==> flow/design.v (excerpt) <==
module interpolation (
    input           clk,
    input           RST,
    input           START,
    input   [5:0]   H0,
    input   [5:0]   V0,
    input   [3:0]   SW,
    input   [3:0]   SH,
    output          REN,
    input   [7:0]   R_DATA,
    output  [11:0]  ADDR,
    output  [7:0]   O_DATA,
    output          O_VALID
);
Size in the first run: roughly 1400 cells after synthesis, about 110 flip-flops, roughly 53 I/O pins, ~11000 um2 of cells after synthesis.
Settings: LEC_CHECK=0, ABC_AREA=1, CAP_MARGIN=35, CORE_MARGIN=2, CORE_UTILIZATION=72, CTS_CLUSTER_DIAMETER=88, CTS_CLUSTER_SIZE=76, MAX_ROUTING_LAYER=met4, PLACE_DENSITY=0.42, SETUP_SLACK_MARGIN=3.02, SLEW_MARGIN=20, TNS_END_PERCENT=45; clock period 18.5 ns.
run.sh (not shown) runs the stock make flow with config.mk's settings and CLKGATE_MAP_FILE=.
The starting point reached the layout checks and failed them: negative setup slack.
Edit:
ABC_AREA = unset   (was 1)
CAP_MARGIN = 20   (was 35)
CORE_UTILIZATION = 22   (was 72)
CTS_CLUSTER_DIAMETER = unset   (was 88)
CTS_CLUSTER_SIZE = unset   (was 76)
MAX_ROUTING_LAYER = unset   (was met4)
PLACE_DENSITY = unset   (was 0.42)
SETUP_SLACK_MARGIN = unset   (was 3.02)
TNS_END_PERCENT = unset   (was 45)
clock period = 31.5 ns   (was 18.5 ns; I/O delays follow)
Outcome: This time the run completed without violations. Routed wire length fell by 26%. Clock power fell by 44%. Count of clock-buffer cells in the layout rose by 1. Final cell count rose by 5.2%. Utilization fell by 64 points. Register-to-register slack gets better by 6500 ps. Power fell by 46%. Die size rose to 3.1 times its value. Worst setup slack gets better by 3900 ps. Final area fell by 6.2%. First-iteration DRC count fell by 66%.
Edit:
ABC_AREA = 1   (was unset)
CORE_UTILIZATION = 72   (was 22)
PLACE_DENSITY_LB_ADDON = 0.24   (was unset)
TNS_END_PERCENT = 35   (was unset)
clock period = 15.2 ns   (was 31.5 ns; I/O delays follow)
What happened: This time the run reached the layout checks and failed them: negative setup slack. Non-clock buffer count grows by 82. Clock skew grows by 42 ps. Combinational power grows to 3.2 times its value. Synthesized cell count grows by 21%. Final cell count shrinks by 5.6%. Total power grows by 130%. Clock power grows by 140%.

---

== cedar ==
Starting RTL as in the previous note.
clock: 17.5 ns
lec_check: 0
abc_area: 1
cap_margin: 20
core_aspect_ratio: 0.5
core_margin: 2
core_utilization: 72
cts_cluster_diameter: 306
cts_cluster_size: 96
place_density: 0.41
setup_slack_margin: 4.24
slew_margin: 20
tns_end_percent: 15
cedar finished every stage; the final checks, however, were not passed, the failures being setup timing.
diff inputs: cedar => pepper
- a change of CORE_UTILIZATION from 72 to 67
- a deleted PLACE_DENSITY that had been 0.41
- a deleted CTS_CLUSTER_DIAMETER that had been 306
- a deleted TNS_END_PERCENT that had been 15
- a deleted CORE_ASPECT_RATIO that had been 0.5
- a deleted SETUP_SLACK_MARGIN that had been 4.24
- a deleted CTS_CLUSTER_SIZE that had been 96
- a change of the clock period (ns, I/O delays scaled along) from 17.5 to 33.6
--- outcome ---
pepper was carried through to the last stage, and its layout satisfied the timing, design-rule and antenna checks.
Against cedar, via count of the first global-routing pass in pepper fell by more than 10%.
pepper vs. cedar: combinational cell area excluding buffers and inverters went down by about 4%.
Diff cedar -> pepper | total non-filler cell area in the finished layout | down by a little under 10%
Here is what was changed in the inputs of juniper compared with pepper.
- CORE_UTILIZATION: 67 -> 40
- ABC_AREA: 1 -> unset
- the clock period (ns, I/O delays scaled along): 33.6 -> 32.0
Results
Width of the chip: juniper higher than pepper
Relative to pepper, the multi-input logic portion of the cell area of juniper is higher by 3.1 points.
Status: final-layout non-clock buffer area share parity (juniper, pepper)
The following lists how delta was set up differently from juniper:
- TNS_END_PERCENT: unset -> 5
- ABC_AREA: unset -> 0
- CORE_UTILIZATION: 40 -> 25
- SETUP_SLACK_MARGIN: unset -> 2.88
- CTS_CLUSTER_SIZE: unset -> 99
- CORE_ASPECT_RATIO: unset -> 0.5
- CTS_CLUSTER_DIAMETER: unset -> 231
[summary]
No run among delta and juniper stopped early or left any final violation; all are clean.
Compared with juniper, delta shows a via count that is 1.7% higher.
For delta, the worst setup path endpoint was O_DATA[7], unlike juniper, where it was O_DATA[6].
Core util | delta vs juniper | delta lower
Comparing the two runs side by side, delta comes out behind juniper on cell area.
Per the comparison of delta with juniper, area after synthesis saw little to no change, first-pass detailed-route iteration total saw an increase, average detailed-routed wire length per instance saw a decrease, combinational power saw an increase.
> inputs changed (delta -> maple)
- ABC_AREA: 0 -> unset
- CTS_CLUSTER_SIZE: 99 -> unset
- CORE_UTILIZATION: 25 -> 40
- TNS_END_PERCENT: 5 -> unset
- SETUP_SLACK_MARGIN: 2.88 -> unset
- CORE_ASPECT_RATIO: 0.5 -> unset
- CTS_CLUSTER_DIAMETER: 231 -> unset
- the clock period (ns, I/O delays scaled along): 32.0 -> 42.4
## What came out
In the flow results for delta and maple, the area growth from synthesis to final layout is larger on delta. Clock-cell share of area (maple over delta): increase, 0.17 points. maple vs delta — first-pass GRT wire length dropped 2.4%. Re maximum ir drop on the vdd rail: delta and maple aren't equal, and the lower value belongs to maple. Going from delta to maple, smallest setup slack after layout has increased; switching power as a share of total power has increased; flop share of the area has increased; logic area has decreased. The adder and majority gate portion of the synthesized area of maple and that of delta are within noise of each other. maple: non-clock buffer count 43% below delta.
### maple -> tundra
- an added CTS_CLUSTER_SIZE of 85
- an added ABC_AREA of 1
- a change of SLEW_MARGIN from 20 to 40
- an added CTS_CLUSTER_DIAMETER of 127
- an added MAX_ROUTING_LAYER of met4
- a change of the clock period (ns, I/O delays scaled along) from 42.4 to 32.0
Findings:
- [compare] base=maple new=tundra: met2 track demand over resource rose 2.7 points; sum of buffers and inverters on the critical path rose 2; summed standard-cell area reported by yosys increased about 2.4%; tally of unique sky130hd cells used after synthesis shows a reduction of 26%; worst hold slack decreased 5.7 ps.
- Compared with maple, tundra shows a higher share of power burned in combinational logic.
- tundra ends up with higher synthesized area than maple does.
- Taking maple as the reference point, the leakage power total of tundra rises by 0.92 nW.
- fa_1 as the library cell contributing the largest single delay on the critical path was reported by maple, and clkdlybuf4s50_1 by tundra.

---

interpolation again, from the RTL that the note above started with.
Design interpolation, start of the top module:
module interpolation (
    input           clk,
    input           RST,
    input           START,
    input   [5:0]   H0,
    input   [5:0]   V0,
    input   [3:0]   SW,
    input   [3:0]   SH,
    output          REN,
    input   [7:0]   R_DATA,
    output  [11:0]  ADDR,
    output  [7:0]   O_DATA,
    output          O_VALID
);
reg [5:0] reg_H0, reg_H0_next;
reg [5:0] reg_V0, reg_V0_next;
reg [3:0] reg_SW, reg_SW_next;
reg [3:0] reg_SH, reg_SH_next;
reg [11:0] reg_ADDR, reg_ADDR_next;
reg        output_valid, output_valid_next;  
reg        done, done_next;  
assign ADDR = reg_ADDR;
assign REN = 1'b0;
assign O_VALID = output_valid;
reg [9:0] width_sum, width_sum_next;
reg [9:0] height_sum, height_sum_next;
wire [5:0] X_lower, X_upper, Y_lower, Y_upper;
reg [5:0] last_y_row, last_y_row_next;  
reg x_divide, y_divide, x_divide_next, y_divide_next;
assign X_lower = width_sum[9:4];
assign X_upper = x_divide_next ? width_sum[9:4] : width_sum[9:4] + 1;
assign Y_lower = height_sum[9:4];
assign Y_upper = y_divide_next ? height_sum[9:4] : height_sum[9:4] + 1;
wire [5:0] next_X_lower, next_X_upper, next_Y_lower, next_Y_upper;
assign next_X_lower = width_sum_next[9:4];
assign next_X_upper = (width_sum_next[3:0] == 0) ? width_sum_next[9:4] : width_sum_next[9:4] + 1;
assign next_Y_lower = height_sum_next[9:4];
assign next_Y_upper = (height_sum_next[3:0] == 0) ? height_sum_next[9:4] : height_sum_next[9:4] + 1;
reg [3:0] x_ratio, x_ratio_next;  
reg [3:0] y_ratio, y_ratio_next;  
wire [7:0] left_margin, right_margin;
reg [7:0] data_y_lower [0:1];
reg [7:0] data_y_lower_next [0:1];
reg [7:0] data_y_upper [0:1];
reg [7:0] data_y_upper_next [0:1];
reg [4:0] count_cycle, count_cycle_next;
reg [1:0] pre_pre_state, pre_state, state, state_next;
wire pre_pre_state_is_11, pre_pre_state_is_10, pre_pre_state_is_01, pre_pre_state_is_00;
assign pre_pre_state_is_11 = pre_pre_state[1] & pre_pre_state[1];
assign pre_pre_state_is_00 = ~pre_pre_state[1] & ~pre_pre_state[0];
wire [5:0] x_ADDR, y_ADDR;
assign x_ADDR = state[1] ? X_upper : X_lower;
assign y_ADDR = state[0] ? Y_upper : Y_lower;
    Cal_Interpolation cal_inter_left (
  ...
clock: 17.6 ns
lec_check: 0
abc_area: 1
cap_margin: 20
core_aspect_ratio: 0.67
core_margin: 2
core_utilization: 72
cts_cluster_diameter: 42
cts_cluster_size: 76
place_density: 0.35
setup_slack_margin: 4.37
slew_margin: 20
tns_end_percent: 40
The starting point finished with setup timing left.
Rerun with:
CORE_ASPECT_RATIO = unset   (was 0.67)
CTS_CLUSTER_DIAMETER = unset   (was 42)
CTS_CLUSTER_SIZE = unset   (was 76)
PLACE_DENSITY = 0.65   (was 0.35)
SETUP_SLACK_MARGIN = unset   (was 4.37)
TNS_END_PERCENT = unset   (was 40)
clock period = 16.8 ns   (was 17.6 ns; I/O delays follow)
The new run completed, yet does not pass: setup timing.
Area after synthesis does not change.
Cell count barely changes.
Setup slack loses 0.62 ns.
Sequential share of layout area went down by 0.40 points.
Critical path depth stays the same.
Power went up by 6.0%.
Combinational power went up by about 10%.
Rerun with:
ABC_AREA = unset   (was 1)
CORE_UTILIZATION = 40   (was 72)
PLACE_DENSITY = unset   (was 0.65)
clock period = 31.5 ns   (was 16.8 ns; I/O delays follow)
Now the flow produced a clean layout.
Wire length went down by a quarter to a third.
Setup slack gains 4.6 ns.
Sequential share of layout area went up by 1.9 points.
Count of clock-buffer cells in the layout does not change.
Clock power went down by well over a third.
Die size went up by well over a third.
Global-route usage went down by 20 points.
Core utilization went down by 43 points.
Total power went down by well over a third.
Clock skew went down by 0.024 ns.
Sequential cell count stays the same.
Power figures rest on the tool's default switching activity, not on a simulated workload.
